==> flow/design.v <==
`timescale 1ns / 1ps
module mmd5(
  input clk,
  input reset,
  input [63:0]guess,
  input [6:0]itr,
  input [4:0] r,
  input [31:0] k,
  output cracked,
  output [127:0] digest
);
wire [0:127] passwd_hash = 128'hE8CD0953ABDFDE433DFEC7FAA70DF7F6;
reg [0:127] md5_guess;
assign cracked = (md5_guess==passwd_hash);
assign digest = md5_guess;
reg [31:0]a; 
reg [31:0]b; 
reg [31:0]c; 
reg [31:0]d; 
reg [6:0] nextitr;
reg [31:0]f;
reg [31:0]g;
wire [31:0]w[1:0];
assign w[0]={
  guess[39:32],
  guess[47:40],
  guess[55:48],
  guess[63:56]
};
assign w[1]={
  guess[7:0],
  guess[15:8],
  guess[23:16],
  guess[31:24]
};
function [31:0]leftrotate;
  input [31:0]x;
  input [4:0] c;
  begin
    leftrotate=((x) << (c)) | ((x) >> (32 - (c)));
  end
endfunction
integer j;
always @(posedge clk ) begin
  if(~reset)begin
  md5_guess<=0;
  nextitr <= 1;
  a<=32'h67452301;
  b<=32'hefcdab89;
  c<=32'h98badcfe;
  d<=32'h10325476;
  end
  else if(itr==nextitr)begin
    if(itr<=67)nextitr<=itr+1;
    else nextitr<=0;
    if(itr==0)begin
      a<=32'h67452301;
      b<=32'hefcdab89;
      c<=32'h98badcfe;
      d<=32'h10325476;
    end
    else if(itr>0 && itr<65)begin
      if(itr<=16)begin
        f = (b & c) | ((~b) & d);
        g = itr-1;
      end
      else if(itr<=32)begin
        f = (d & b) | ((~d) & c);
        g = (5*(itr-1)+1 ) & 32'd15;
      end
      else if(itr<=48)begin
        f = b ^ c ^ d;
        g = (3*(itr-1) +5) & 32'd15;
      end
      else if(itr<=64)begin
        f = c ^ (b | (~d));
        g = (7*(itr-1)) & 32'd15;
      end
      d <= c;
      c <= b;
      b <= b + leftrotate((a + f + k + ((g<=1)? w[g]:((g==2)? 128 : ((g==14)? 32'd64:0)))), r); 
      a <= d;
    end 
    if( itr == 65 )begin
      a<= 32'h67452301 + a;
      b<= 32'hefcdab89 + b;
      c<= 32'h98badcfe + c;
      d<= 32'h10325476 + d;
    end 
    if( itr == 66 )begin
      for( j = 0 ; j < 4 ; j = j+1 )begin
        md5_guess[8*(j+0)+:8]<=a[8*j+:8];
        md5_guess[8*(j+4)+:8]<=b[8*j+:8];
        md5_guess[8*(j+8)+:8]<=c[8*j+:8];
        md5_guess[8*(j+12)+:8]<=d[8*j+:8];
      end
    end 
  end
end
endmodule
module md5_crack(
  input          clk,
  input          reset_n,
  input          in_valid,
  output         in_ready,
  input  [63:0]  guess,
  output         out_valid,
  output [127:0] digest,
  output         cracked
);
reg  [6:0]  itr;
reg         busy;
reg  [63:0] guess_q;
wire [5:0]  ridx = (itr>0 && itr<65)? itr-1:63;
function [31:0] kconst;
  input [5:0] i;
  begin
    case (i)
      6'd0: kconst = 32'hd76aa478;
      6'd1: kconst = 32'he8c7b756;
      6'd2: kconst = 32'h242070db;
      6'd3: kconst = 32'hc1bdceee;
      6'd4: kconst = 32'hf57c0faf;
      6'd5: kconst = 32'h4787c62a;
      6'd6: kconst = 32'ha8304613;
      6'd7: kconst = 32'hfd469501;
      6'd8: kconst = 32'h698098d8;
      6'd9: kconst = 32'h8b44f7af;
      6'd10: kconst = 32'hffff5bb1;
      6'd11: kconst = 32'h895cd7be;
      6'd12: kconst = 32'h6b901122;
      6'd13: kconst = 32'hfd987193;
      6'd14: kconst = 32'ha679438e;
      6'd15: kconst = 32'h49b40821;
      6'd16: kconst = 32'hf61e2562;
      6'd17: kconst = 32'hc040b340;
      6'd18: kconst = 32'h265e5a51;
      6'd19: kconst = 32'he9b6c7aa;
      6'd20: kconst = 32'hd62f105d;
      6'd21: kconst = 32'h02441453;
      6'd22: kconst = 32'hd8a1e681;
      6'd23: kconst = 32'he7d3fbc8;
      6'd24: kconst = 32'h21e1cde6;
      6'd25: kconst = 32'hc33707d6;
      6'd26: kconst = 32'hf4d50d87;
      6'd27: kconst = 32'h455a14ed;
      6'd28: kconst = 32'ha9e3e905;
      6'd29: kconst = 32'hfcefa3f8;
      6'd30: kconst = 32'h676f02d9;
      6'd31: kconst = 32'h8d2a4c8a;
      6'd32: kconst = 32'hfffa3942;
      6'd33: kconst = 32'h8771f681;
      6'd34: kconst = 32'h6d9d6122;
      6'd35: kconst = 32'hfde5380c;
      6'd36: kconst = 32'ha4beea44;
      6'd37: kconst = 32'h4bdecfa9;
      6'd38: kconst = 32'hf6bb4b60;
      6'd39: kconst = 32'hbebfbc70;
      6'd40: kconst = 32'h289b7ec6;
      6'd41: kconst = 32'heaa127fa;
      6'd42: kconst = 32'hd4ef3085;
      6'd43: kconst = 32'h04881d05;
      6'd44: kconst = 32'hd9d4d039;
      6'd45: kconst = 32'he6db99e5;
      6'd46: kconst = 32'h1fa27cf8;
      6'd47: kconst = 32'hc4ac5665;
      6'd48: kconst = 32'hf4292244;
      6'd49: kconst = 32'h432aff97;
      6'd50: kconst = 32'hab9423a7;
      6'd51: kconst = 32'hfc93a039;
      6'd52: kconst = 32'h655b59c3;
      6'd53: kconst = 32'h8f0ccc92;
      6'd54: kconst = 32'hffeff47d;
      6'd55: kconst = 32'h85845dd1;
      6'd56: kconst = 32'h6fa87e4f;
      6'd57: kconst = 32'hfe2ce6e0;
      6'd58: kconst = 32'ha3014314;
      6'd59: kconst = 32'h4e0811a1;
      6'd60: kconst = 32'hf7537e82;
      6'd61: kconst = 32'hbd3af235;
      6'd62: kconst = 32'h2ad7d2bb;
      6'd63: kconst = 32'heb86d391;
      default: kconst = 32'h0;
    endcase
  end
endfunction
function [4:0] rconst;
  input [5:0] i;
  begin
    case (i)
      6'd0: rconst = 5'd7;
      6'd1: rconst = 5'd12;
      6'd2: rconst = 5'd17;
      6'd3: rconst = 5'd22;
      6'd4: rconst = 5'd7;
      6'd5: rconst = 5'd12;
      6'd6: rconst = 5'd17;
      6'd7: rconst = 5'd22;
      6'd8: rconst = 5'd7;
      6'd9: rconst = 5'd12;
      6'd10: rconst = 5'd17;
      6'd11: rconst = 5'd22;
      6'd12: rconst = 5'd7;
      6'd13: rconst = 5'd12;
      6'd14: rconst = 5'd17;
      6'd15: rconst = 5'd22;
      6'd16: rconst = 5'd5;
      6'd17: rconst = 5'd9;
      6'd18: rconst = 5'd14;
      6'd19: rconst = 5'd20;
      6'd20: rconst = 5'd5;
      6'd21: rconst = 5'd9;
      6'd22: rconst = 5'd14;
      6'd23: rconst = 5'd20;
      6'd24: rconst = 5'd5;
      6'd25: rconst = 5'd9;
      6'd26: rconst = 5'd14;
      6'd27: rconst = 5'd20;
      6'd28: rconst = 5'd5;
      6'd29: rconst = 5'd9;
      6'd30: rconst = 5'd14;
      6'd31: rconst = 5'd20;
      6'd32: rconst = 5'd4;
      6'd33: rconst = 5'd11;
      6'd34: rconst = 5'd16;
      6'd35: rconst = 5'd23;
      6'd36: rconst = 5'd4;
      6'd37: rconst = 5'd11;
      6'd38: rconst = 5'd16;
      6'd39: rconst = 5'd23;
      6'd40: rconst = 5'd4;
      6'd41: rconst = 5'd11;
      6'd42: rconst = 5'd16;
      6'd43: rconst = 5'd23;
      6'd44: rconst = 5'd4;
      6'd45: rconst = 5'd11;
      6'd46: rconst = 5'd16;
      6'd47: rconst = 5'd23;
      6'd48: rconst = 5'd6;
      6'd49: rconst = 5'd10;
      6'd50: rconst = 5'd15;
      6'd51: rconst = 5'd21;
      6'd52: rconst = 5'd6;
      6'd53: rconst = 5'd10;
      6'd54: rconst = 5'd15;
      6'd55: rconst = 5'd21;
      6'd56: rconst = 5'd6;
      6'd57: rconst = 5'd10;
      6'd58: rconst = 5'd15;
      6'd59: rconst = 5'd21;
      6'd60: rconst = 5'd6;
      6'd61: rconst = 5'd10;
      6'd62: rconst = 5'd15;
      6'd63: rconst = 5'd21;
      default: rconst = 5'd0;
    endcase
  end
endfunction
wire [4:0]  rchoose = rconst(ridx);
wire [31:0] kchoose = kconst(ridx);
assign in_ready  = ~busy | (itr==68);
assign out_valid = busy & (itr==67);
always @(posedge clk) begin
  if (~reset_n) begin
    busy <= 0;
    itr  <= 68;
  end
  else if (in_valid && in_ready) begin
    busy    <= 1;
    itr     <= 0;
    guess_q <= guess;
  end
  else if (busy) begin
    if (itr==68) busy <= 0;
    else itr <= itr+1;
  end
end
mmd5 cracker(
  .clk(clk),
  .reset(reset_n),
  .guess(guess_q),
  .itr(itr),
  .r(rchoose),
  .k(kchoose),
  .cracked(cracked),
  .digest(digest)
);
endmodule
==> flow/run.sh <==
#!/bin/bash
# the make line also repeats each setting of config.mk as NAME=value (left out here)
make -C /OpenROAD-flow-scripts/flow DESIGN_CONFIG=/design/flow/config.mk WORK_HOME=/design/flow/orfs CLKGATE_MAP_FILE= finish
==> flow/config.mk <==
export PLATFORM = sky130hd
export DESIGN_NAME = md5_crack
export DESIGN_NICKNAME = md5_crack
export VERILOG_FILES = /design/flow/design.v
export SDC_FILE = /design/flow/constraint.sdc
export NUM_CORES = 4
export LEC_CHECK = 0
export CAP_MARGIN = 20
export CORE_MARGIN = 2
export CORE_UTILIZATION = 72
export CTS_CLUSTER_SIZE = 25
export PLACE_DENSITY_LB_ADDON = 0.24
export SETUP_SLACK_MARGIN = -0.46
export SLEW_MARGIN = 20
==> flow/constraint.sdc <==
create_clock -name core_clock -period 7.9 [get_ports {clk}]
set_input_delay 1.5800 -clock core_clock [delete_from_list [all_inputs] [get_ports {clk}]]
set_output_delay 1.5800 -clock core_clock [all_outputs]
set_load 0.01 [all_outputs]
==> reports/summary.txt, run 1 <==
AND-OR/OR-AND share of the synthesized area -> 29.05%
CTS HTree Levels -> 2
die area -> 47,310 um2
GPL Wtd Cong -> 1.254
dominant cell type by area after synthesis -> dfxtp_1
Syn Nets -> 4,591
# Cells Yosys -> 4,341
Err -> [ERROR GRT-0116] Global routing finished with congestion. Check the congestion regions in the DRC Viewer.
Clock Path Buffers -> 3
total CTS buffers -> 40
register share after synthesis -> 28.24%
clk sink count -> 399
Synth Flop Type -> dfxtp_1
total gr overflow -> 4,395
Die Span Y -> 217.5 um
core area -> 45,190 um2
Synth top area share -> 16.53%
most numerous cell in the Yosys netlist -> nand2_1
Netlist Area Pre-Place -> 32,820 um2
Synth Instances -> 4,341
Mapped Avg Cell Area -> 7.561 um2
hold_buf cts -> 0
chip width -> 217.5 um
Synth mux share -> 4.551%
dpl cell area -> 40,680 um2
Unique cell types -> 89
fp util -> 72.64%
status -> aborted with a tool error
yosys synthesis chip area -> 32,820 um2
root buffer cell -> clkbuf_16
Post-synth regs -> 399
EDFF count, synth -> 128
yosys xor share -> 4.414%
Async SR Flop Fraction -> 0%
top cells by area -> dfxtp_1, edfxtp_1, nand2_1
simple share -> 18.17%
Dominant comb cell -> AND-OR/OR-AND gates
row cnt -> 78
GRT Util Overall -> 107.2%
synthesized-area fraction occupied by adder cells -> 8.508%
port bufs -> 197
Last stage -> global routing
Syn. warnings -> 2
I/O pin cnt -> 198
dpl hpwl -> 116.7 mm
commonest cells in the netlist -> nand2_1, a21oi_1, nor2_1, o21ai_0, clkbuf_1
==> metrics by stage <==
| stage | setup WS, ps | TNS [ps] | std cells | hold slack, ps | power, W |
|---|---|---|---|---|---|
| after CTS | -1457 | -34980 | 5652 | 483.1 | 0.01976 |
| after detailed placement | -1777 | -38820 | 5539 | 461.7 | 0.01580 |
| after global placement | -1105 | -19850 | 5539 | 449.2 | 0.01511 |
| after floorplan | -1310 | -21670 | 4341 | 445.1 | 0.009934 |
==> per-layer routing <==
layer / overflow / global-route usage [%]
met5: 53 / 79.69
met3: 390 / 94.20
met1: 287 / 96.35
met2: 2838 / 128.9
met4: 827 / 115.4
==> timing repair <==
item | in CTS
setup buffers | 39
pin swaps | 130
resized | 191
setup endpoints to repair | 32
==> run 2: changes to the inputs <==
CORE_UTILIZATION = 58   (was 72)
CTS_CLUSTER_SIZE = 47   (was 25)
HOLD_SLACK_MARGIN = 0.28   (was unset)
PLACE_DENSITY_LB_ADDON = unset   (was 0.24)
SETUP_SLACK_MARGIN = -0.32   (was -0.46)
SLEW_MARGIN = 5   (was 20)
TNS_END_PERCENT = 5   (was unset)
clock period = 5.45 ns   (was 7.9 ns; I/O delays follow)
==> reports/summary.txt, run 2 <==
Mapped Avg Cell Area -> 7.561 um2
most numerous cell in the Yosys netlist -> nand2_1
root buffer cell -> clkbuf_16
register share after synthesis -> 28.24%
combinational share of power -> 79.1%
CP Class -> flop to flop
routed vias -> 42,070
status -> complete, but fails checks
CP startpoint -> itr[0]$_SDFFE_PP0P_
minimum clock period after layout -> 9800 ps
combinational power -> 0.0238 W
Synth Flop Type -> dfxtp_1
Unique cell types -> 89
Clock power frac -> 10.4%
Final setup viols -> 32
worst endpoint data arrival time -> 10,350 ps
tool warning count -> 72
layout overhead on the synthesized area -> 39.43%
pin count of the biggest net entering global routing -> 100
slack of the critical path -> -4350 ps
Hold Fails Final Rpt -> 0
I/O pin cnt -> 198
Starting DRT DRC Count -> 7,567
CP Capture Point -> cracker.b[31]$_SDFFE_PN1P_
r2r endpoint -> cracker.b[31]$_SDFFE_PN1P_
First-pass DRT Iterations -> 10
Critical Path RT -> 6000 ps
Power Internal -> 0.01621 W
Synth top area share -> 16.53%
Final period util -> 179.8%
yosys xor share -> 4.414%
global-route wire length before repair -> 239.8 mm
Tightest Pin Transition -> 1130 ps
Seq group -> 0.00316 W
commonest cells in the netlist -> nand2_1, a21oi_1, nor2_1, o21ai_0, clkbuf_1
clk_skew -> 46.86 ps
Netlist Area Pre-Place -> 32,820 um2
Largest Pwr Group -> combinational cells
GRT Util Overall -> 53.08%
Sw Pwr -> 0.01387 W
Sw Share -> 46.12%
# Cells Yosys -> 4,341
Final Max-Slew Violation Tally -> 0
synthesized-area fraction occupied by adder cells -> 8.508%
Max-Cap Viols -> 0
row cnt -> 87
Crit path max-delay family -> AND-OR/OR-AND gates
total gr overflow -> 0
Syn Nets -> 4,591
AND-OR/OR-AND share of the synthesized area -> 29.05%
slowest CP cell -> fa_1
wire per inst -> 26.94 um
Buf/Inv on CP -> 11
DRT Wirelength -> 164.5 mm
Syn. warnings -> 2
Lkg Pwr -> 18.90 nW
EDFF count, synth -> 128
DRC Markers -> 0
yosys synthesis chip area -> 32,820 um2
Worst setup EP type -> flop
chip width -> 241.9 um
Post-synth regs -> 399
Hold Path Sink -> cracker.md5_guess[93]$_SDFFE_PN0P_
reg-to-reg startpoint -> itr[0]$_SDFFE_PP0P_
Fmax achieved -> 0.1020 GHz
Dominant comb cell -> AND-OR/OR-AND gates
simple share -> 18.17%
clk sink count -> 399
Clock Path Buffers -> 3
antenna violations before repair -> 5
Reg power frac -> 10.5%
Power Clock -> 0.00313 W
hold path depth -> 2
worst min path class -> flop to flop
Slowest Stage Delay on Critical Path -> 500 ps
pre-CTS setup slack -> -4157 ps
Die Span Y -> 241.9 um
register area -> 9271 um2
Finished Core Util -> 81.48%
vias in the first global route -> 39,750
dpl cell area -> 43,040 um2
unrepaired setup endpoints after global routing -> true
Async SR Flop Fraction -> 0%
Via density -> 6.888
port bufs -> 197
fill cell count -> 3,492
Synth Instances -> 4,341
SO Faults -> setup timing
fp util -> 58.44%
total CTS buffers -> 44
CP Launch Type -> flop
insertion delay at the late pin of the worst-skew pair -> 640 ps
top cells by area -> dfxtp_1, edfxtp_1, nand2_1
dpl hpwl -> 118.0 mm
internal reg-to-reg setup slack -> -4350 ps
peak supply drop -> 0.9764 mV
Worst-path clk slew -> 60 ps
Worst Hold Launch -> cracker.md5_guess[93]$_SDFFE_PN0P_
slew margin rel. -> 24.28%
Synth mux share -> 4.551%
core area -> 56,170 um2
CTS HTree Levels -> 2
P per Cell Area -> 657.1 nW/um2
die area -> 58,510 um2
largest fanout on the critical path -> 7
R2R depth -> 49
WP depth -> 49
final net count -> 5,562
CTS tree -> built
Antenna Violating Nets Remaining -> 0
Final Instance Area -> 45,770 um2
GPL Wtd Cong -> 1.054
Combinational Area -> 22,530 um2
dominant cell type by area after synthesis -> dfxtp_1
==> run 2: final cells by class <==
class,instances,share of cell area (%)
clock buffer,63,2.811
antenna,6,0.03281
clock inverter,16,0.4456
sequential,399,20.26
timing repair buffer,1303,23.23
tap,756,2.067
multi-input combinational,3331,49.22
inverter,233,1.933
==> run 2: stage by stage <==
stage	TNS [ps]	instances	total power, W	hold slack [ps]
detailed placement	-114820	5985	0.02370	456.2
finish	-121840	6107	0.03007	473.9
CTS	-105040	6089	0.02815	470.5
floorplan	-200740	4341	0.01433	445.1
global route	-129510	6102	0.03135	495.0
global placement	-105220	5985	0.02328	450.6
==> run 2: repair_timing <==
action	4_1_cts	5_1_grt
gates resized	106	76
buffers inserted	26	11
hold buffers	0	0
pin swaps	86	43
gates cloned	1	0
setup endpoints to repair	32	32
==> run 2: layer usage <==
metal	GRT usage [%]	routed length, um	vias to the layer above
met5	0	22	-
met4	34.02	14420	4
met3	21.67	28120	1126
met2	75.28	64950	3923
met1	66.61	57000	19390
li1	-	-	17620
==> run 3: changes to the inputs <==
CORE_UTILIZATION = 72   (was 58)
CTS_CLUSTER_DIAMETER = 397   (was unset)
CTS_CLUSTER_SIZE = unset   (was 47)
HOLD_SLACK_MARGIN = unset   (was 0.28)
PLACE_DENSITY = 0.4   (was unset)
SETUP_SLACK_MARGIN = unset   (was -0.32)
SLEW_MARGIN = 20   (was 5)
TNS_END_PERCENT = 10   (was 5)
clock period = 7.7 ns   (was 5.45 ns; I/O delays follow)
==> reports/summary.txt, run 3 <==
register share after synthesis -> 28.24%
Die Span Y -> 217.5 um
# Cells Yosys -> 4,341
Unique cell types -> 89
Synth Flop Type -> dfxtp_1
pre-CTS setup slack -> -2098 ps
status -> aborted with a tool error
Last stage -> global routing
Async SR Flop Fraction -> 0%
total gr overflow -> 1,529
Synth mux share -> 4.551%
synthesized-area fraction occupied by adder cells -> 8.508%
hold_buf cts -> 0
most numerous cell in the Yosys netlist -> nand2_1
Netlist Area Pre-Place -> 32,820 um2
simple share -> 18.17%
clk sink count -> 399
fp util -> 72.64%
GRT Util Overall -> 97.55%
row cnt -> 78
Syn. warnings -> 2
CTS HTree Levels -> 2
Syn Nets -> 4,591
Dominant comb cell -> AND-OR/OR-AND gates
total CTS buffers -> 43
die area -> 47,310 um2
AND-OR/OR-AND share of the synthesized area -> 29.05%
core area -> 45,190 um2
port bufs -> 197
Synth Instances -> 4,341
chip width -> 217.5 um
dpl cell area -> 41,280 um2
Mapped Avg Cell Area -> 7.561 um2
commonest cells in the netlist -> nand2_1, a21oi_1, nor2_1, o21ai_0, clkbuf_1
dpl hpwl -> 115.8 mm
top cells by area -> dfxtp_1, edfxtp_1, nand2_1
I/O pin cnt -> 198
yosys synthesis chip area -> 32,820 um2
Synth top area share -> 16.53%
GPL Wtd Cong -> 1.280
yosys xor share -> 4.414%
Clock Path Buffers -> 3
Post-synth regs -> 399
root buffer cell -> clkbuf_16
dominant cell type by area after synthesis -> dfxtp_1
Err -> [ERROR GRT-0116] Global routing finished with congestion. Check the congestion regions in the DRC Viewer.
EDFF count, synth -> 128
[run 3: through the flow]
stage,hold WS [ps],utilization (%),instances,TNS (ps)
CTS,466.1,96.31,5724,-38600
detailed placement,459.2,91.35,5619,-48890
global placement,447.8,91.35,5619,-29340
floorplan,445.1,-,4341,-28560
[run 3: repair_timing]
action / 4_1_cts
gates resized: 108
endpoints found under the setup margin: 32
setup buffers: 25
endpoints found under the hold margin: 0
pin swaps: 87
[run 3: metal layers]
metal	GRT overflow	global-route usage, %
met1	109	93.47
met2	802	107.2
met3	129	90.03
met4	472	104.0
met5	17	76.35
==> run 4: changes to the inputs <==
ABC_AREA = 1   (was unset)
CAP_MARGIN = 30   (was 20)
CELL_PAD_IN_SITES_DETAIL_PLACEMENT = 2   (was unset)
CORE_ASPECT_RATIO = 1.76   (was unset)
CORE_UTILIZATION = 43   (was 72)
CTS_CLUSTER_DIAMETER = 41   (was 397)
CTS_CLUSTER_SIZE = 58   (was unset)
GPL_ROUTABILITY_DRIVEN = 0   (was unset)
GPL_TIMING_DRIVEN = 0   (was unset)
HOLD_SLACK_MARGIN = 0.17   (was unset)
MAX_ROUTING_LAYER = met5   (was unset)
PLACE_DENSITY = 0.56   (was 0.4)
SETUP_SLACK_MARGIN = 2.51   (was unset)
SLEW_MARGIN = 5   (was 20)
TNS_END_PERCENT = 70   (was 10)
clock period = 9.79 ns   (was 7.7 ns; I/O delays follow)
==> reports/summary.txt, run 4 <==
status -> aborted with a tool error
Last stage -> detailed placement
Err -> [ERROR DPL-0033] detailed placement checks failed during check placement.
AND-OR/OR-AND share of the synthesized area -> 25.31%
Mapped Avg Cell Area -> 6.813 um2
synthesized-area fraction occupied by adder cells -> 8.738%
yosys xor share -> 2.791%
most numerous cell in the Yosys netlist -> nand2_1
Dominant comb cell -> AND-OR/OR-AND gates
Syn Nets -> 4,941
row cnt -> 132
fp util -> 43.39%
top cells by area -> dfxtp_1, edfxtp_1, nand2_1
Synth Instances -> 4,691
register share after synthesis -> 29.00%
Die Span Y -> 365.7 um
EDFF count, synth -> 128
I/O pin cnt -> 198
die area -> 76,610 um2
Syn. warnings -> 2
Unique cell types -> 75
Synth Flop Type -> dfxtp_1
chip width -> 209.5 um
dominant cell type by area after synthesis -> dfxtp_1
simple share -> 22.75%
commonest cells in the netlist -> nand2_1, inv_1, a21oi_1, o21ai_0, nor2_1
port bufs -> 197
Synth top area share -> 16.97%
Synth mux share -> 0.3836%
yosys synthesis chip area -> 31,960 um2
Netlist Area Pre-Place -> 31,960 um2
Post-synth regs -> 399
core area -> 73,660 um2
# Cells Yosys -> 4,691
Async SR Flop Fraction -> 0%
run 4: through the flow:
stage	power [W]	cells	setup TNS, ps
after global placement	0.008499	5826	-25130
after floorplan	0.006377	4691	0
==> run 5: changes to the inputs <==
ABC_AREA = unset   (was 1)
CAP_MARGIN = 20   (was 30)
CELL_PAD_IN_SITES_DETAIL_PLACEMENT = unset   (was 2)
CORE_ASPECT_RATIO = unset   (was 1.76)
CORE_UTILIZATION = 71   (was 43)
CTS_CLUSTER_DIAMETER = unset   (was 41)
CTS_CLUSTER_SIZE = 13   (was 58)
GPL_ROUTABILITY_DRIVEN = unset   (was 0)
GPL_TIMING_DRIVEN = unset   (was 0)
HOLD_SLACK_MARGIN = unset   (was 0.17)
MAX_ROUTING_LAYER = unset   (was met5)
PLACE_DENSITY = unset   (was 0.56)
PLACE_DENSITY_LB_ADDON = 0.24   (was unset)
SETUP_SLACK_MARGIN = -0.46   (was 2.51)
SLEW_MARGIN = 20   (was 5)
TNS_END_PERCENT = unset   (was 70)
clock period = 7.9 ns   (was 9.79 ns; I/O delays follow)
==> reports/summary.txt, run 5 <==
AND-OR/OR-AND share of the synthesized area -> 29.05%
EDFF count, synth -> 128
hold_buf cts -> 0
Syn Nets -> 4,591
Async SR Flop Fraction -> 0%
Syn. warnings -> 2
Unique cell types -> 89
Err -> [ERROR GRT-0116] Global routing finished with congestion. Check the congestion regions in the DRC Viewer.
# Cells Yosys -> 4,341
root buffer cell -> clkbuf_16
Synth top area share -> 16.53%
core area -> 45,480 um2
Clock Path Buffers -> 3
I/O pin cnt -> 198
dpl hpwl -> 114.8 mm
total CTS buffers -> 41
synthesized-area fraction occupied by adder cells -> 8.508%
most numerous cell in the Yosys netlist -> nand2_1
yosys synthesis chip area -> 32,820 um2
Post-synth regs -> 399
pre-CTS setup slack -> -1826 ps
top cells by area -> dfxtp_1, edfxtp_1, nand2_1
total gr overflow -> 3,576
clk sink count -> 399
Dominant comb cell -> AND-OR/OR-AND gates
dominant cell type by area after synthesis -> dfxtp_1
Last stage -> global routing
fp util -> 72.17%
Netlist Area Pre-Place -> 32,820 um2
yosys xor share -> 4.414%
simple share -> 18.17%
GPL Wtd Cong -> 1.207
GRT Util Overall -> 103.4%
Die Span Y -> 219.0 um
row cnt -> 78
CTS HTree Levels -> 2
Mapped Avg Cell Area -> 7.561 um2
status -> aborted with a tool error
port bufs -> 197
die area -> 47,970 um2
register share after synthesis -> 28.24%
Synth Instances -> 4,341
chip width -> 219.0 um
Synth mux share -> 4.551%
commonest cells in the netlist -> nand2_1, a21oi_1, nor2_1, o21ai_0, clkbuf_1
Synth Flop Type -> dfxtp_1
==> run 5: repair_timing <==
action	4_1_cts
gates resized	160
setup buffers	45
cloned	1
setup endpoints to repair	32
pin swaps	86
==> run 5: per-stage QoR <==
stage	power, W	hold slack (ps)	area [um2]	std cells
3_3_place_gp	0.01513	448.3	40520	5528
4_1_cts	0.01970	480.9	42950	5645
3_5_place_dp	0.01583	461.4	40520	5528
2_1_floorplan	0.009934	445.1	33220	4341
==> run 5: routing by layer <==
metal  global-route usage, %  GRT overflow
met5                   80.73            69
met4                   113.3           805
met3                   91.13           275
met2                   121.0          2163
met1                   94.51           264
==> run 6: changes to the inputs <==
CORE_UTILIZATION = 56   (was 71)
CTS_CLUSTER_SIZE = unset   (was 13)
HOLD_SLACK_MARGIN = 0.28   (was unset)
PLACE_DENSITY_LB_ADDON = unset   (was 0.24)
SETUP_SLACK_MARGIN = 1.42   (was -0.46)
TNS_END_PERCENT = 5   (was unset)
clock period = 5.45 ns   (was 7.9 ns; I/O delays follow)
==> reports/summary.txt, run 6 <==
Tightest Pin Transition -> 1185 ps
DRC Markers -> 0
Critical Path RT -> 5940 ps
R2R depth -> 49
AND-OR/OR-AND share of the synthesized area -> 29.05%
Starting DRT DRC Count -> 7,328
worst endpoint data arrival time -> 10,330 ps
largest fanout on the critical path -> 6
Async SR Flop Fraction -> 0%
hold path depth -> 2
Buf/Inv on CP -> 9
Final period util -> 180.4%
Hold Path Sink -> cracker.md5_guess[93]$_SDFFE_PN0P_
Fmax achieved -> 0.1017 GHz
fp util -> 56.78%
Unique cell types -> 89
Top cell by count, worst path -> buf_4
die area -> 60,570 um2
Final Power -> 0.02947 W
top cells by area -> dfxtp_1, edfxtp_1, nand2_1
clk_skew -> 26.91 ps
r2r endpoint -> cracker.b[30]$_SDFFE_PN1P_
insertion delay at the late pin of the worst-skew pair -> 610 ps
DRT Wirelength -> 163.1 mm
Largest Pwr Group -> combinational cells
Clock power frac -> 10.3%
CTS tree -> built
root buffer cell -> clkbuf_16
Hold Fails Final Rpt -> 0
Mapped Avg Cell Area -> 7.561 um2
Lkg Pwr -> 18.90 nW
routed vias -> 41,550
GPL Wtd Cong -> 1.050
reg-to-reg startpoint -> itr[1]$_SDFFE_PP0P_
Power Internal -> 0.01587 W
Final setup viols -> 32
dominant cell type by area after synthesis -> dfxtp_1
I/O pin cnt -> 198
Sw Pwr -> 0.01360 W
minimum clock period after layout -> 9834 ps
synthesized-area fraction occupied by adder cells -> 8.508%
Finished Core Util -> 78.88%
Dominant comb cell -> AND-OR/OR-AND gates
Worst setup EP type -> flop
WP depth -> 49
combinational power -> 0.0233 W
Synth Instances -> 4,341
wire per inst -> 26.59 um
simple share -> 18.17%
Netlist Area Pre-Place -> 32,820 um2
hold_buf cts -> 0
Antenna Violating Nets Remaining -> 0
Hold Slack -> 464.7 ps
row cnt -> 88
Post-synth regs -> 399
CTS HTree Levels -> 2
# Cells Yosys -> 4,341
peak supply drop -> 1.285 mV
Syn Nets -> 4,591
unrepaired setup endpoints after global routing -> true
final net count -> 5,580
total CTS buffers -> 43
global-route wire length before repair -> 236.8 mm
Crit path max-delay family -> AND-OR/OR-AND gates
Max-Cap Viols -> 0
GRT Util Overall -> 51.36%
Clock Path Buffers -> 3
most numerous cell in the Yosys netlist -> nand2_1
Synth mux share -> 4.551%
combinational share of power -> 79.0%
commonest cells in the netlist -> nand2_1, a21oi_1, nor2_1, o21ai_0, clkbuf_1
Synth Flop Type -> dfxtp_1
yosys xor share -> 4.414%
Reg power frac -> 10.7%
pin count of the biggest net entering global routing -> 127
Die Span Y -> 246.1 um
yosys synthesis chip area -> 32,820 um2
Synth top area share -> 16.53%
tool warning count -> 76
antenna violations before repair -> 11
First-pass DRT Iterations -> 12
slew margin rel. -> 20.73%
total gr overflow -> 0
internal reg-to-reg setup slack -> -4380 ps
layout overhead on the synthesized area -> 38.91%
CP Class -> flop to flop
Worst Hold Launch -> cracker.md5_guess[93]$_SDFFE_PN0P_
status -> complete, but fails checks
vias in the first global route -> 38,650
register share after synthesis -> 28.24%
CP startpoint -> itr[1]$_SDFFE_PP0P_
core area -> 57,810 um2
slowest CP cell -> fa_1
Sw Share -> 46.16%
Via density -> 6.775
Worst-path clk slew -> 60 ps
CP Launch Type -> flop
dpl hpwl -> 119.3 mm
Total Neg Setup Slack -> -120,730 ps
Slowest Stage Delay on Critical Path -> 520 ps
Seq group -> 0.00316 W
P per Cell Area -> 646.5 nW/um2
port bufs -> 197
SO Faults -> setup timing
clk sink count -> 399
chip width -> 246.1 um
EDFF count, synth -> 128
Final Max-Slew Violation Tally -> 0
Power Clock -> 0.00303 W
CP Capture Point -> cracker.b[30]$_SDFFE_PN1P_
slack of the critical path -> -4384 ps
Syn. warnings -> 2
worst min path class -> flop to flop
-- run 6: what timing repair did --
item	CTS	global route
setup endpoints to repair	39	50
resized	64	87
buffers inserted	7	18
pin swaps	51	70
-- run 6: final cells by class --
| class | instances | area (um2) |
|---|---|---|
| multi-input cells | 3331 | 22330 |
| fillers | 3873 | 12210 |
| repair buffers | 1322 | 10740 |
| flip-flops and latches | 399 | 9274 |
| clock buffers | 60 | 1180 |
| well taps | 765 | 957.2 |
| inverters | 233 | 882.1 |
| clock inverters | 20 | 227.7 |
| diodes | 3 | 7.507 |
-- run 6: through the flow --
| step | setup slack, ps | instance area (um2) | cells |
|---|---|---|---|
| after floorplan | -3761 | 33190 | 4341 |
| after global placement | -3899 | 43300 | 6025 |
| after detailed placement | -4138 | 43300 | 6025 |
| after CTS | -3860 | 45030 | 6112 |
| after global routing | -4727 | 45590 | 6130 |
| final | -4384 | 45600 | 6133 |
-- run 6: routing by layer --
metal	vias up	GRT usage (%)	wire length [um]
met4	14	27.91	12590
met2	3650	74.00	65370
met5	-	0.08170	136
met3	937	18.42	26180
met1	19290	66.72	58810
li1	17670	-	-
==> run 7: changes to the inputs <==
CORE_UTILIZATION = 40   (was 56)
HOLD_SLACK_MARGIN = unset   (was 0.28)
SETUP_SLACK_MARGIN = unset   (was 1.42)
TNS_END_PERCENT = unset   (was 5)
clock period = 12.1 ns   (was 5.45 ns; I/O delays follow)
==> reports/summary.txt, run 7 <==
CP Capture Point -> cracker.b[31]$_SDFFE_PN1P_
WP depth -> 41
P per Cell Area -> 264.9 nW/um2
Final period util -> 92.75%
worst min path class -> flop to flop
simple share -> 18.17%
Async SR Flop Fraction -> 0%
Power Clock -> 0.00155 W
row cnt -> 105
Critical Path RT -> 12,600 ps
R2R depth -> 41
fp util -> 40.17%
DRT Wirelength -> 144.6 mm
Lkg Pwr -> 13.95 nW
Synth top area share -> 16.53%
CP Launch Type -> flop
Syn Nets -> 4,591
Top cell by count, worst path -> o21ai_0
insertion delay at the late pin of the worst-skew pair -> 630 ps
largest fanout on the critical path -> 21
# Cells Yosys -> 4,341
Synth Instances -> 4,341
global-route wire length before repair -> 213.0 mm
Worst-path clk slew -> 60 ps
unrepaired setup endpoints after global routing -> false
Worst Hold Launch -> cracker.nextitr[5]$_SDFFE_PN0P_
Sw Share -> 50.77%
chip width -> 290.5 um
tool warning count -> 70
Starting DRT DRC Count -> 4,905
Clock power frac -> 15.5%
Final Max-Slew Violation Tally -> 0
I/O pin cnt -> 198
die area -> 84,370 um2
total gr overflow -> 0
dpl hpwl -> 106.1 mm
slowest CP cell -> nor3_1
Worst setup EP type -> flop
final net count -> 4,592
CTS HTree Levels -> 2
Crit path max-delay family -> AND-OR/OR-AND gates
layout overhead on the synthesized area -> 14.56%
reg-to-reg startpoint -> itr[3]$_SDFFE_PP0P_
Largest Pwr Group -> combinational cells
synthesized-area fraction occupied by adder cells -> 8.508%
antenna violations before repair -> 3
Slowest Stage Delay on Critical Path -> 760 ps
Die Span Y -> 290.5 um
dpl cell area -> 35,900 um2
Sw Pwr -> 0.005058 W
Unique cell types -> 89
Total Neg Setup Slack -> 0 ps
commonest cells in the netlist -> nand2_1, a21oi_1, nor2_1, o21ai_0, clkbuf_1
fill cell count -> 8,274
internal reg-to-reg setup slack -> 880 ps
First-pass DRT Iterations -> 6
vias in the first global route -> 31,140
Final setup viols -> 0
routed vias -> 34,710
DRC Markers -> 0
register share after synthesis -> 28.24%
root buffer cell -> clkbuf_16
peak supply drop -> 0.1448 mV
clk sink count -> 399
Hold Fails Final Rpt -> 0
EDFF count, synth -> 128
Fmax achieved -> 0.08910 GHz
yosys xor share -> 4.414%
status -> finished clean
Netlist Area Pre-Place -> 32,820 um2
total CTS buffers -> 47
Buf/Inv on CP -> 5
GPL Wtd Cong -> 1.005
CP Class -> flop to flop
Clock Path Buffers -> 3
Power Internal -> 0.004904 W
worst endpoint data arrival time -> 11,720 ps
Synth Flop Type -> dfxtp_1
pin count of the biggest net entering global routing -> 103
Dominant comb cell -> AND-OR/OR-AND gates
combinational share of power -> 70.1%
Mapped Avg Cell Area -> 7.561 um2
Syn. warnings -> 2
dominant cell type by area after synthesis -> dfxtp_1
core area -> 81,720 um2
Max-Cap Viols -> 0
yosys synthesis chip area -> 32,820 um2
Synth mux share -> 4.551%
slew margin rel. -> 18.98%
hold path depth -> 2
Post-synth regs -> 399
combinational power -> 0.00698 W
Via density -> 6.366
Antenna Violating Nets Remaining -> 0
wire per inst -> 26.51 um
AND-OR/OR-AND share of the synthesized area -> 29.05%
GRT Util Overall -> 32.96%
Hold Path Sink -> cracker.nextitr[5]$_SDFFE_PN0P_
Tightest Pin Transition -> 1203 ps
port bufs -> 197
Reg power frac -> 14.4%
Final Instance Area -> 37,600 um2
most numerous cell in the Yosys netlist -> nand2_1
CTS tree -> built
r2r endpoint -> cracker.b[31]$_SDFFE_PN1P_
clk_skew -> 37.35 ps
top cells by area -> dfxtp_1, edfxtp_1, nand2_1
hold_buf cts -> 0
minimum clock period after layout -> 11,220 ps
CP startpoint -> itr[3]$_SDFFE_PP0P_
Seq group -> 0.00143 W
-- run 7: cell type report --
| cell class | count | area [um2] | area share (%) |
|---|---|---|---|
| antenna | 1 | 2.502 | 0.006655 |
| clock buffer | 61 | 1354 | 3.600 |
| clock inverter | 27 | 321.6 | 0.8552 |
| inverter | 233 | 879.6 | 2.339 |
| multi-input combinational | 3331 | 21420 | 56.95 |
| sequential | 399 | 9269 | 24.65 |
| tap | 1070 | 1339 | 3.560 |
| timing repair buffer | 330 | 3022 | 8.036 |
-- run 7: timing repair --
action / 4_1_cts / 5_1_grt
gates resized: 0 / 5
buffers inserted: 0 / 0
endpoints found under the setup margin: 0 / 3
-- run 7: per-stage QoR --
step / setup slack [ps] / total power (W) / cells / utilization, % / hold WS, ps
2_1_floorplan: 891.3 / 0.006261 / 4341 / - / 445.1
3_3_place_gp: 1018 / 0.008187 / 5362 / 43.93 / 454.2
3_5_place_dp: 834.5 / 0.008154 / 5362 / 43.93 / 459.9
4_1_cts: 789.4 / 0.009737 / 5450 / 45.98 / 468.1
5_1_grt: 75.03 / 0.01057 / 5451 / 46.01 / 487.9
6_report: 877.1 / 0.009962 / 5452 / 46.02 / 467.2
-- run 7: per-layer routing --
layer | vias to the layer above | global-route usage [%] | wire length, um
met5 | - | 0 | 24
met4 | 4 | 12.97 | 6188
met3 | 308 | 6.569 | 16870
met1 | 16620 | 48.75 | 62900
met2 | 2098 | 46.54 | 58580
li1 | 15690 | - | -
==> run 8: changes to the inputs <==
CORE_ASPECT_RATIO = 0.79   (was unset)
CORE_UTILIZATION = 58   (was 40)
CTS_CLUSTER_DIAMETER = 41   (was unset)
CTS_CLUSTER_SIZE = 58   (was unset)
MAX_ROUTING_LAYER = met4   (was unset)
PLACE_DENSITY_LB_ADDON = 0.07   (was unset)
SETUP_SLACK_MARGIN = 1.51   (was unset)
TNS_END_PERCENT = 20   (was unset)
clock period = 8.94 ns   (was 12.1 ns; I/O delays follow)
==> reports/summary.txt, run 8 <==
AND-OR/OR-AND share of the synthesized area -> 29.05%
Final period util -> 107.9%
Seq group -> 0.00194 W
GRT Util Overall -> 53.52%
fp util -> 58.64%
antenna violations before repair -> 9
Post-synth regs -> 399
Fmax achieved -> 0.1037 GHz
Slowest Stage Delay on Critical Path -> 490 ps
Die Span Y -> 215.4 um
worst min path class -> flop to flop
Top cell by count, worst path -> buf_4
Clock power frac -> 10.8%
First-pass DRT Iterations -> 19
Dominant comb cell -> AND-OR/OR-AND gates
P per Cell Area -> 432.7 nW/um2
Tightest Pin Transition -> 1165 ps
CTS tree -> built
status -> complete, but fails checks
Hold Path Sink -> cracker.md5_guess[38]$_SDFFE_PN0P_
Buf/Inv on CP -> 12
R2R depth -> 50
Worst setup EP type -> flop
commonest cells in the netlist -> nand2_1, a21oi_1, nor2_1, o21ai_0, clkbuf_1
most numerous cell in the Yosys netlist -> nand2_1
DRT Wirelength -> 162.2 mm
Finished Layout Cells -> 5,798
Worst Hold Launch -> cracker.md5_guess[38]$_SDFFE_PN0P_
hold_buf cts -> 0
Sw Share -> 47.22%
SO Faults -> setup timing
met3 GRT Util -> 24.68%
simple share -> 18.17%
CP Launch Type -> flop
Critical Path RT -> 9370 ps
internal reg-to-reg setup slack -> -710 ps
Total Neg Setup Slack -> -9711 ps
Final setup viols -> 22
layout overhead on the synthesized area -> 32.52%
tool warning count -> 74
Power Clock -> 0.00204 W
fill cell count -> 3,586
Clock Path Buffers -> 3
slack of the critical path -> -707.6 ps
die area -> 58,530 um2
reg-to-reg startpoint -> itr[1]$_SDFFE_PP0P_
routing usage on met1 -> 70.69%
dominant cell type by area after synthesis -> dfxtp_1
hold path depth -> 2
Synth Flop Type -> dfxtp_1
met2 GRT Util -> 68.88%
minimum clock period after layout -> 9648 ps
Netlist Area Pre-Place -> 32,820 um2
largest fanout on the critical path -> 7
final net count -> 5,245
insertion delay at the late pin of the worst-skew pair -> 630 ps
global-route wire length before repair -> 233.4 mm
dpl hpwl -> 112.9 mm
CP startpoint -> itr[1]$_SDFFE_PP0P_
Post-Place Cells -> 5,651
peak supply drop -> 0.6591 mV
Largest Pwr Group -> combinational cells
chip width -> 271.7 um
Sw Pwr -> 0.008888 W
total CTS buffers -> 45
combinational power -> 0.0149 W
Unique cell types -> 89
Syn. warnings -> 2
slew margin rel. -> 21.66%
total gr overflow -> 0
Via density -> 7.085
WP depth -> 50
register share after synthesis -> 28.24%
Reg power frac -> 10.3%
Syn Nets -> 4,591
gr busiest metal -> met1
combinational share of power -> 78.9%
clk_skew -> 56.94 ps
Lkg Pwr -> 17.42 nW
core area -> 55,970 um2
synthesized-area fraction occupied by adder cells -> 8.508%
routed vias -> 41,080
Synth Instances -> 4,341
port bufs -> 197
EDFF count, synth -> 128
wire per inst -> 27.98 um
GPL Wtd Cong -> 1.133
Antenna Violating Nets Remaining -> 0
Mapped Avg Cell Area -> 7.561 um2
Async SR Flop Fraction -> 0%
Worst-path clk slew -> 70 ps
Final Max-Slew Violation Tally -> 0
worst endpoint data arrival time -> 10,080 ps
DRC Markers -> 0
pin count of the biggest net entering global routing -> 121
row cnt -> 77
Starting DRT DRC Count -> 8,663
unrepaired setup endpoints after global routing -> true
slowest CP cell -> fa_1
top cells by area -> dfxtp_1, edfxtp_1, nand2_1
root buffer cell -> clkbuf_16
CP Class -> flop to flop
yosys xor share -> 4.414%
yosys synthesis chip area -> 32,820 um2
Synth top area share -> 16.53%
Final Power -> 0.01882 W
# Cells Yosys -> 4,341
Hold Fails Final Rpt -> 0
I/O pin cnt -> 198
Synth mux share -> 4.551%
CP Capture Point -> cracker.b[29]$_SDFFE_PN1P_
CTS HTree Levels -> 2
clk sink count -> 399
Crit path max-delay family -> AND-OR/OR-AND gates
Power Internal -> 0.009935 W
vias in the first global route -> 37,410
Max-Cap Viols -> 0
r2r endpoint -> cracker.b[29]$_SDFFE_PN1P_
## run 8: final cells by class
cell class / count / area [um2] / share of cell area [%]
Clock buffer: 46 / 1151 / 2.646
Inverter: 233 / 882.1 / 2.028
Multi-Input combinational cell: 3331 / 22510 / 51.75
Tap cell: 750 / 938.4 / 2.157
Antenna cell: 17 / 42.54 / 0.09780
Sequential cell: 399 / 9274 / 21.32
Timing Repair Buffer: 985 / 8208 / 18.87
Clock inverter: 37 / 493.0 / 1.133
## run 8: what timing repair did
item                       CTS  global route
gates resized               67           103
pin swaps                   49            57
setup endpoints to repair   32            32
cloned                       0             0
buffers inserted            21            26
## run 8: layer usage
metal / vias up / share of wire (%)
met4: 0 / 7.1
met5: - / 0
li1: 17030 / -
met3: 1128 / 19
met1: 18740 / 36
met2: 4180 / 37
## run 8: through the flow
step	util (%)	cell area, um2	setup WS (ps)	hold slack [ps]
2_1_floorplan	-	33200	-271.4	445.1
3_3_place_gp	72.49	40580	-325.5	451.0
3_5_place_dp	72.49	40580	-553.4	459.2
4_1_cts	76.24	42670	-321.4	471.3
5_1_grt	77.68	43480	-976.1	493.5
6_report	77.71	43500	-707.6	473.1
==> run 9: changes to the inputs <==
CORE_ASPECT_RATIO = unset   (was 0.79)
CORE_UTILIZATION = 72   (was 58)
CTS_CLUSTER_DIAMETER = 376   (was 41)
CTS_CLUSTER_SIZE = 25   (was 58)
PLACE_DENSITY = 0.64   (was unset)
PLACE_DENSITY_LB_ADDON = unset   (was 0.07)
SETUP_SLACK_MARGIN = unset   (was 1.51)
TNS_END_PERCENT = 5   (was 20)
clock period = 8.49 ns   (was 8.94 ns; I/O delays follow)
==> reports/summary.txt, run 9 <==
Synth top area share -> 16.53%
register share after synthesis -> 28.24%
Synth mux share -> 4.551%
simple share -> 18.17%
Die Span Y -> 217.5 um
core area -> 45,190 um2
total CTS buffers -> 19
chip width -> 217.5 um
yosys xor share -> 4.414%
Post-Place Cells -> 5,461
Synth Instances -> 4,341
AND-OR/OR-AND share of the synthesized area -> 29.05%
hold_buf cts -> 0
CTS HTree Levels -> 1
commonest cells in the netlist -> nand2_1, a21oi_1, nor2_1, o21ai_0, clkbuf_1
Mapped Avg Cell Area -> 7.561 um2
yosys synthesis chip area -> 32,820 um2
clk sink count -> 399
Unique cell types -> 89
GPL Wtd Cong -> 1.241
dpl cell area -> 40,060 um2
Last stage -> global routing
synthesized-area fraction occupied by adder cells -> 8.508%
Dominant comb cell -> AND-OR/OR-AND gates
row cnt -> 78
EDFF count, synth -> 128
# Cells Yosys -> 4,341
Syn. warnings -> 2
port bufs -> 197
most numerous cell in the Yosys netlist -> nand2_1
Async SR Flop Fraction -> 0%
fp util -> 72.64%
Netlist Area Pre-Place -> 32,820 um2
dpl hpwl -> 105.8 mm
Synth Flop Type -> dfxtp_1
top cells by area -> dfxtp_1, edfxtp_1, nand2_1
I/O pin cnt -> 198
dominant cell type by area after synthesis -> dfxtp_1
status -> aborted with a tool error
Post-synth regs -> 399
Syn Nets -> 4,591
root buffer cell -> clkbuf_16
die area -> 47,310 um2
Clock Path Buffers -> 3
run 9: repair_timing:
action                     CTS
setup endpoints to repair   28
resized                     73
setup buffers               36
cloned                       1
pin swaps                   65
run 9: stage by stage:
stage	power [W]	worst slack, ps	utilization, %	hold WS [ps]
after floorplan	0.009192	-726.7	-	445.1
after global placement	0.01389	-645.9	88.66	448.9
after detailed placement	0.01432	-1261	88.66	459.5
after CTS	0.01613	-750.0	91.19	472.6
==> run 10: changes to the inputs <==
CORE_UTILIZATION = 58   (was 72)
CTS_CLUSTER_DIAMETER = unset   (was 376)
CTS_CLUSTER_SIZE = 47   (was 25)
HOLD_SLACK_MARGIN = 0.28   (was unset)
MAX_ROUTING_LAYER = unset   (was met4)
PLACE_DENSITY = unset   (was 0.64)
SETUP_SLACK_MARGIN = 0.87   (was unset)
clock period = 5.45 ns   (was 8.49 ns; I/O delays follow)
==> reports/summary.txt, run 10 <==
synthesized-area fraction occupied by adder cells -> 8.508%
root buffer cell -> clkbuf_16
clk_skew -> 53.45 ps
Fmax achieved -> 0.09935 GHz
pin count of the biggest net entering global routing -> 100
layout overhead on the synthesized area -> 39.70%
met3 GRT Util -> 21.16%
R2R depth -> 47
antenna violations before repair -> 6
Total Neg Setup Slack -> -130,540 ps
total CTS buffers -> 44
First-pass DRT Iterations -> 10
Tightest Pin Transition -> 1125 ps
most numerous cell in the Yosys netlist -> nand2_1
row cnt -> 87
Power Internal -> 0.01632 W
slack of the critical path -> -4615 ps
Lkg Pwr -> 18.92 nW
Critical Path RT -> 5970 ps
CTS HTree Levels -> 2
vias in the first global route -> 39,770
worst endpoint data arrival time -> 10,580 ps
Die Span Y -> 241.9 um
Final setup viols -> 32
Syn. warnings -> 2
CP startpoint -> itr[1]$_SDFFE_PP0P_
gr busiest metal -> met2
GRT Util Overall -> 53.04%
Final period util -> 184.7%
SO Faults -> setup timing
CP Launch Type -> flop
commonest cells in the netlist -> nand2_1, a21oi_1, nor2_1, o21ai_0, clkbuf_1
Synth mux share -> 4.551%
Antenna Violating Nets Remaining -> 0
Sw Share -> 46.30%
WP depth -> 47
Seq group -> 0.00317 W
Post-Place Cells -> 5,985
fp util -> 58.44%
Finished Layout Cells -> 6,112
Clock power frac -> 10.3%
unrepaired setup endpoints after global routing -> true
Synth Flop Type -> dfxtp_1
dpl hpwl -> 118.0 mm
I/O pin cnt -> 198
yosys xor share -> 4.414%
CP Class -> flop to flop
AND-OR/OR-AND share of the synthesized area -> 29.05%
Power Clock -> 0.00313 W
Largest Pwr Group -> combinational cells
dominant cell type by area after synthesis -> dfxtp_1
Sw Pwr -> 0.01407 W
Via density -> 6.913
Clock Path Buffers -> 3
final net count -> 5,569
register area -> 9271 um2
Combinational Area -> 22,570 um2
DRT Wirelength -> 165.3 mm
status -> complete, but fails checks
routing usage on met1 -> 66.73%
combinational share of power -> 79.3%
Hold Slack -> 469.6 ps
chip width -> 241.9 um
r2r endpoint -> cracker.b[31]$_SDFFE_PN1P_
simple share -> 18.17%
largest fanout on the critical path -> 7
Slowest Stage Delay on Critical Path -> 570 ps
Final Max-Slew Violation Tally -> 0
DRC Markers -> 0
Mapped Avg Cell Area -> 7.561 um2
Crit path max-delay family -> AND-OR/OR-AND gates
top cells by area -> dfxtp_1, edfxtp_1, nand2_1
reg-to-reg startpoint -> itr[1]$_SDFFE_PP0P_
minimum clock period after layout -> 10,070 ps
Finished Core Util -> 81.64%
EDFF count, synth -> 128
combinational power -> 0.0241 W
met2 GRT Util -> 75.51%
Syn Nets -> 4,591
Hold Fails Final Rpt -> 0
slew margin rel. -> 24.56%
Post-synth regs -> 399
total gr overflow -> 0
Dominant comb cell -> AND-OR/OR-AND gates
Max-Cap Viols -> 0
die area -> 58,510 um2
yosys synthesis chip area -> 32,820 um2
P per Cell Area -> 662.9 nW/um2
slowest CP cell -> xnor2_1
Synth top area share -> 16.53%
Async SR Flop Fraction -> 0%
Unique cell types -> 89
insertion delay at the late pin of the worst-skew pair -> 650 ps
port bufs -> 197
tool warning count -> 72
core area -> 56,170 um2
Starting DRT DRC Count -> 7,702
Reg power frac -> 10.4%
Netlist Area Pre-Place -> 32,820 um2
CP Capture Point -> cracker.b[31]$_SDFFE_PN1P_
Worst-path clk slew -> 60 ps
clk sink count -> 399
peak supply drop -> 0.9710 mV
Synth Instances -> 4,341
worst min path class -> flop to flop
routed vias -> 42,250
global-route wire length before repair -> 239.5 mm
GPL Wtd Cong -> 1.054
hold path depth -> 2
Worst Hold Launch -> cracker.md5_guess[105]$_SDFFE_PN0P_
internal reg-to-reg setup slack -> -4620 ps
CTS tree -> built
Hold Path Sink -> cracker.md5_guess[105]$_SDFFE_PN0P_
wire per inst -> 27.04 um
Final Power -> 0.03040 W
# Cells Yosys -> 4,341
register share after synthesis -> 28.24%
Buf/Inv on CP -> 9
fill cell count -> 3,446
Worst setup EP type -> flop
run 10: stage by stage:
step / instance area [um2] / setup WS, ps
after floorplan: 33190 / -3761
after global placement: 43040 / -3759
after detailed placement: 43040 / -4157
after CTS: 45310 / -3805
after global routing: 45850 / -4896
final: 45850 / -4615
run 10: final cells by class:
class | count | share of cell area, %
Inverter | 233 | 1.929
Sequential cell | 399 | 20.22
Multi-Input combinational cell | 3331 | 49.21
Clock inverter | 16 | 0.4448
Tap cell | 756 | 2.063
Antenna cell | 4 | 0.02183
Timing Repair Buffer | 1310 | 23.31
Clock buffer | 63 | 2.805
run 10: repair_timing:
item | 4_1_cts | 5_1_grt
hold buffers | 0 | 0
pin swaps | 84 | 57
setup endpoints to repair | 33 | 33
gates cloned | 1 | 0
resized | 101 | 86
buffers inserted | 26 | 17
run 10: metal layers:
layer	vias up	share of wire [%]
met5	-	0.13
li1	17650	-
met2	4025	39
met4	16	8.8
met3	1119	17
met1	19450	34
==> run 11: changes to the inputs <==
ABC_AREA = 0   (was unset)
CELL_PAD_IN_SITES_DETAIL_PLACEMENT = 0   (was unset)
CELL_PAD_IN_SITES_GLOBAL_PLACEMENT = 0   (was unset)
CORE_UTILIZATION = 19   (was 58)
CTS_CLUSTER_SIZE = unset   (was 47)
HOLD_SLACK_MARGIN = unset   (was 0.28)
PLACE_DENSITY_LB_ADDON = 0.0   (was unset)
SETUP_SLACK_MARGIN = 1.57   (was 0.87)
SLEW_MARGIN = 5   (was 20)
TNS_END_PERCENT = unset   (was 5)
clock period = 16.6 ns   (was 5.45 ns; I/O delays follow)
==> reports/summary.txt, run 11 <==
Top cell by count, worst path -> o21ai_0
DRC Markers -> 0
GRT Util Overall -> 22.08%
Via density -> 5.019
Critical Path RT -> 17,140 ps
layout overhead on the synthesized area -> 20.53%
Max-Cap Viols -> 0
Synth mux share -> 4.551%
CTS HTree Levels -> 2
antenna violations before repair -> 19
Worst-path clk slew -> 60 ps
top cells by area -> dfxtp_1, edfxtp_1, nand2_1
wire per inst -> 29.58 um
slack of the critical path -> 3539 ps
final net count -> 4,616
dominant cell type by area after synthesis -> dfxtp_1
Final Max-Slew Violation Tally -> 0
# resized after CTS -> 0
Mapped Avg Cell Area -> 7.561 um2
CP startpoint -> itr[1]$_SDFFE_PP0P_
Die Span Y -> 419.6 um
Sw Pwr -> 0.004212 W
yosys xor share -> 4.414%
r2r endpoint -> cracker.b[31]$_SDFFE_PN1P_
Power Internal -> 0.003757 W
Hold Fails Final Rpt -> 0
Fmax achieved -> 0.07656 GHz
worst endpoint data arrival time -> 13,600 ps
Post-Place Cells -> 6,616
pre-CTS setup slack -> 3536 ps
unrepaired setup endpoints after global routing -> false
First-pass DRT Iterations -> 6
AND-OR/OR-AND share of the synthesized area -> 29.05%
dpl hpwl -> 147.7 mm
Async SR Flop Fraction -> 0%
Crit path max-delay family -> AND-OR/OR-AND gates
Buf/Inv on CP -> 8
row cnt -> 152
Final Power -> 0.007969 W
CP Launch Type -> flop
reg-to-reg startpoint -> itr[1]$_SDFFE_PP0P_
Starting DRT DRC Count -> 2,789
root buffer cell -> clkbuf_16
slowest CP cell -> dfxtp_1
# Cells Yosys -> 4,341
Hold Path Sink -> cracker.md5_guess[116]$_SDFFE_PN0P_
global-route wire length before repair -> 276.3 mm
insertion delay at the late pin of the worst-skew pair -> 730 ps
I/O pin cnt -> 198
yosys synthesis chip area -> 32,820 um2
Power Clock -> 0.00136 W
WP depth -> 48
combinational power -> 0.00556 W
minimum clock period after layout -> 13,060 ps
Reg power frac -> 13.1%
hold_buf cts -> 0
largest fanout on the critical path -> 27
chip width -> 419.6 um
fp util -> 19.13%
Clock power frac -> 17.1%
CP Class -> flop to flop
Post-synth regs -> 399
Netlist Area Pre-Place -> 32,820 um2
total CTS buffers -> 58
P per Cell Area -> 201.4 nW/um2
R2R depth -> 48
dpl cell area -> 37,540 um2
clk_skew -> 79.52 ps
pin count of the biggest net entering global routing -> 72
Syn Nets -> 4,591
register share after synthesis -> 28.24%
Largest Pwr Group -> combinational cells
hold path depth -> 2
GPL Wtd Cong -> 0.8511
Seq group -> 0.00104 W
Total Neg Setup Slack -> 0 ps
Syn. warnings -> 2
routed vias -> 33,780
Post-CTS Setup Bufs -> 0
worst min path class -> flop to flop
Final period util -> 78.68%
tool warning count -> 67
Sw Share -> 52.86%
Slowest Stage Delay on Critical Path -> 690 ps
total gr overflow -> 0
most numerous cell in the Yosys netlist -> nand2_1
CTS tree -> built
commonest cells in the netlist -> nand2_1, a21oi_1, nor2_1, o21ai_0, clkbuf_1
Worst Hold Launch -> cracker.md5_guess[116]$_SDFFE_PN0P_
combinational share of power -> 69.8%
Finished Layout Cells -> 6,730
CP Capture Point -> cracker.b[31]$_SDFFE_PN1P_
clk sink count -> 399
Dominant comb cell -> AND-OR/OR-AND gates
Synth top area share -> 16.53%
Final setup viols -> 0
status -> finished clean
Worst setup EP type -> flop
Synth Instances -> 4,341
synthesized-area fraction occupied by adder cells -> 8.508%
core area -> 171,500 um2
Tightest Pin Transition -> 1137 ps
internal reg-to-reg setup slack -> 3540 ps
die area -> 176,100 um2
Synth Flop Type -> dfxtp_1
Unique cell types -> 89
EDFF count, synth -> 128
Antenna Violating Nets Remaining -> 0
Clock Path Buffers -> 3
slew margin rel. -> 23.41%
peak supply drop -> 0.1094 mV
Final Instance Area -> 39,560 um2
DRT Wirelength -> 199.1 mm
Lkg Pwr -> 14.16 nW
port bufs -> 197
vias in the first global route -> 33,750
simple share -> 18.17%
run 11: cell type report:
class	count	area [um2]
inverter	233	882.1
clock inverter	32	404.1
sequential	399	9269
tap	2310	2890
timing repair buffer	343	3063
antenna	6	15.01
clock buffer	76	1602
fill	19340	132000
multi-input combinational	3331	21440
run 11: metal layers:
metal	share of wire, %	vias up	GRT usage, %
met2	43	998	33.44
met4	3.4	6	7.274
met5	0.020	-	0
li1	-	15780	-
met3	6.1	217	3.935
met1	47	16780	31.32
run 11: stage by stage:
| stage | hold slack, ps | utilization, % |
|---|---|---|
| floorplan | 445.1 | - |
| global placement | 463.0 | 21.88 |
| detailed placement | 461.4 | 21.88 |
| CTS | 470.7 | 23.05 |
| global route | 484.4 | 23.05 |
| finish | 463.8 | 23.06 |
==> run 12: changes to the inputs <==
ABC_AREA = unset   (was 0)
CELL_PAD_IN_SITES_DETAIL_PLACEMENT = unset   (was 0)
CELL_PAD_IN_SITES_GLOBAL_PLACEMENT = unset   (was 0)
CORE_UTILIZATION = 58   (was 19)
PLACE_DENSITY_LB_ADDON = unset   (was 0.0)
SETUP_SLACK_MARGIN = 1.6   (was 1.57)
SLEW_MARGIN = 20   (was 5)
TNS_END_PERCENT = 5   (was unset)
clock period = 8.16 ns   (was 16.6 ns; I/O delays follow)
==> reports/summary.txt, run 12 <==
CP Capture Point -> cracker.b[31]$_SDFFE_PN1P_
total CTS buffers -> 42
Final setup viols -> 31
minimum clock period after layout -> 9622 ps
routed vias -> 40,060
First-pass DRT Iterations -> 10
unrepaired setup endpoints after global routing -> true
Hold Slack -> 466.8 ps
vias in the first global route -> 37,840
largest fanout on the critical path -> 8
core area -> 56,170 um2
GRT Util Overall -> 51.01%
yosys synthesis chip area -> 32,820 um2
Synth Flop Type -> dfxtp_1
peak supply drop -> 0.6115 mV
slew margin rel. -> 24.89%
R2R depth -> 48
Die Span Y -> 241.9 um
Sw Share -> 46.07%
Antenna Violating Nets Remaining -> 0
internal reg-to-reg setup slack -> -1460 ps
Tightest Pin Transition -> 1127 ps
register share after synthesis -> 28.24%
insertion delay at the late pin of the worst-skew pair -> 630 ps
yosys xor share -> 4.414%
combinational power -> 0.0153 W
dpl hpwl -> 112.7 mm
tool warning count -> 73
CP startpoint -> itr[1]$_SDFFE_PP0P_
Via density -> 6.828
Worst-path clk slew -> 70 ps
pin count of the biggest net entering global routing -> 99
DRC Markers -> 0
CTS tree -> built
CP Launch Type -> flop
status -> complete, but fails checks
simple share -> 18.17%
Synth top area share -> 16.53%
Final Max-Slew Violation Tally -> 0
Mapped Avg Cell Area -> 7.561 um2
SO Faults -> setup timing
EDFF count, synth -> 128
fill cell count -> 3,937
Power Internal -> 0.01049 W
Syn Nets -> 4,591
Syn. warnings -> 2
antenna violations before repair -> 10
die area -> 58,510 um2
Seq group -> 0.00212 W
clk_skew -> 42.92 ps
Netlist Area Pre-Place -> 32,820 um2
worst endpoint data arrival time -> 10,120 ps
Slowest Stage Delay on Critical Path -> 530 ps
chip width -> 241.9 um
Max-Cap Viols -> 0
I/O pin cnt -> 198
Finished Core Util -> 77.60%
Post-synth regs -> 399
port bufs -> 197
reg-to-reg startpoint -> itr[1]$_SDFFE_PP0P_
Lkg Pwr -> 17.63 nW
AND-OR/OR-AND share of the synthesized area -> 29.05%
Unique cell types -> 89
Clock Path Buffers -> 3
WP depth -> 48
Synth Instances -> 4,341
wire per inst -> 26.44 um
slack of the critical path -> -1462 ps
layout overhead on the synthesized area -> 32.79%
root buffer cell -> clkbuf_16
Top cell by count, worst path -> buf_4
row cnt -> 87
Largest Pwr Group -> combinational cells
Dominant comb cell -> AND-OR/OR-AND gates
top cells by area -> dfxtp_1, edfxtp_1, nand2_1
combinational share of power -> 78.8%
dominant cell type by area after synthesis -> dfxtp_1
Sw Pwr -> 0.008961 W
DRT Wirelength -> 155.1 mm
GPL Wtd Cong -> 1.079
Worst setup EP type -> flop
total gr overflow -> 0
Critical Path RT -> 8660 ps
synthesized-area fraction occupied by adder cells -> 8.508%
final net count -> 5,325
Starting DRT DRC Count -> 7,100
Hold Path Sink -> cracker.md5_guess[93]$_SDFFE_PN0P_
fp util -> 58.44%
CP Class -> flop to flop
Synth mux share -> 4.551%
# Cells Yosys -> 4,341
Clock power frac -> 10.3%
hold path depth -> 2
clk sink count -> 399
Combinational Area -> 22,260 um2
Fmax achieved -> 0.1039 GHz
Worst Hold Launch -> cracker.md5_guess[93]$_SDFFE_PN0P_
worst min path class -> flop to flop
Final Power -> 0.01945 W
Buf/Inv on CP -> 9
Power Clock -> 0.00200 W
register area -> 9271 um2
Crit path max-delay family -> AND-OR/OR-AND gates
Total Neg Setup Slack -> -26,780 ps
r2r endpoint -> cracker.b[31]$_SDFFE_PN1P_
commonest cells in the netlist -> nand2_1, a21oi_1, nor2_1, o21ai_0, clkbuf_1
P per Cell Area -> 446.2 nW/um2
Final period util -> 117.9%
slowest CP cell -> fa_1
Hold Fails Final Rpt -> 0
hold_buf cts -> 0
CTS HTree Levels -> 2
Reg power frac -> 10.9%
Async SR Flop Fraction -> 0%
most numerous cell in the Yosys netlist -> nand2_1
global-route wire length before repair -> 231.2 mm
run 12: area by class of cell:
class,count,area share (%)
Inverter,233,2.024
Clock inverter,22,0.4851
Tap cell,756,2.170
Multi-Input combinational cell,3331,51.08
Clock buffer,55,2.733
Antenna cell,3,0.01722
Sequential cell,399,21.27
Timing Repair Buffer,1068,20.22
run 12: routing by layer:
layer	vias to the layer above	track usage (%)	wire, um
li1	17140	-	-
met1	18500	66.23	55690
met2	3520	72.47	61840
met3	879	19.35	25670
met4	20	28.79	11640
met5	-	1.225	296
run 12: timing repair:
| action | CTS | global route |
|---|---|---|
| setup buffers | 35 | 6 |
| endpoints found under the setup margin | 32 | 32 |
| gates resized | 86 | 39 |
| pin swaps | 79 | 23 |
run 12: per-stage QoR:
| stage | instance area [um2] | cells | worst slack [ps] |
|---|---|---|---|
| after global placement | 41250 | 5746 | -1194 |
| final | 43590 | 5867 | -1462 |
| after floorplan | 33190 | 4341 | -1051 |
| after CTS | 43340 | 5858 | -976.7 |
| after detailed placement | 41250 | 5746 | -1376 |
| after global routing | 43580 | 5864 | -1723 |
Power and IR drop assume default switching activity.
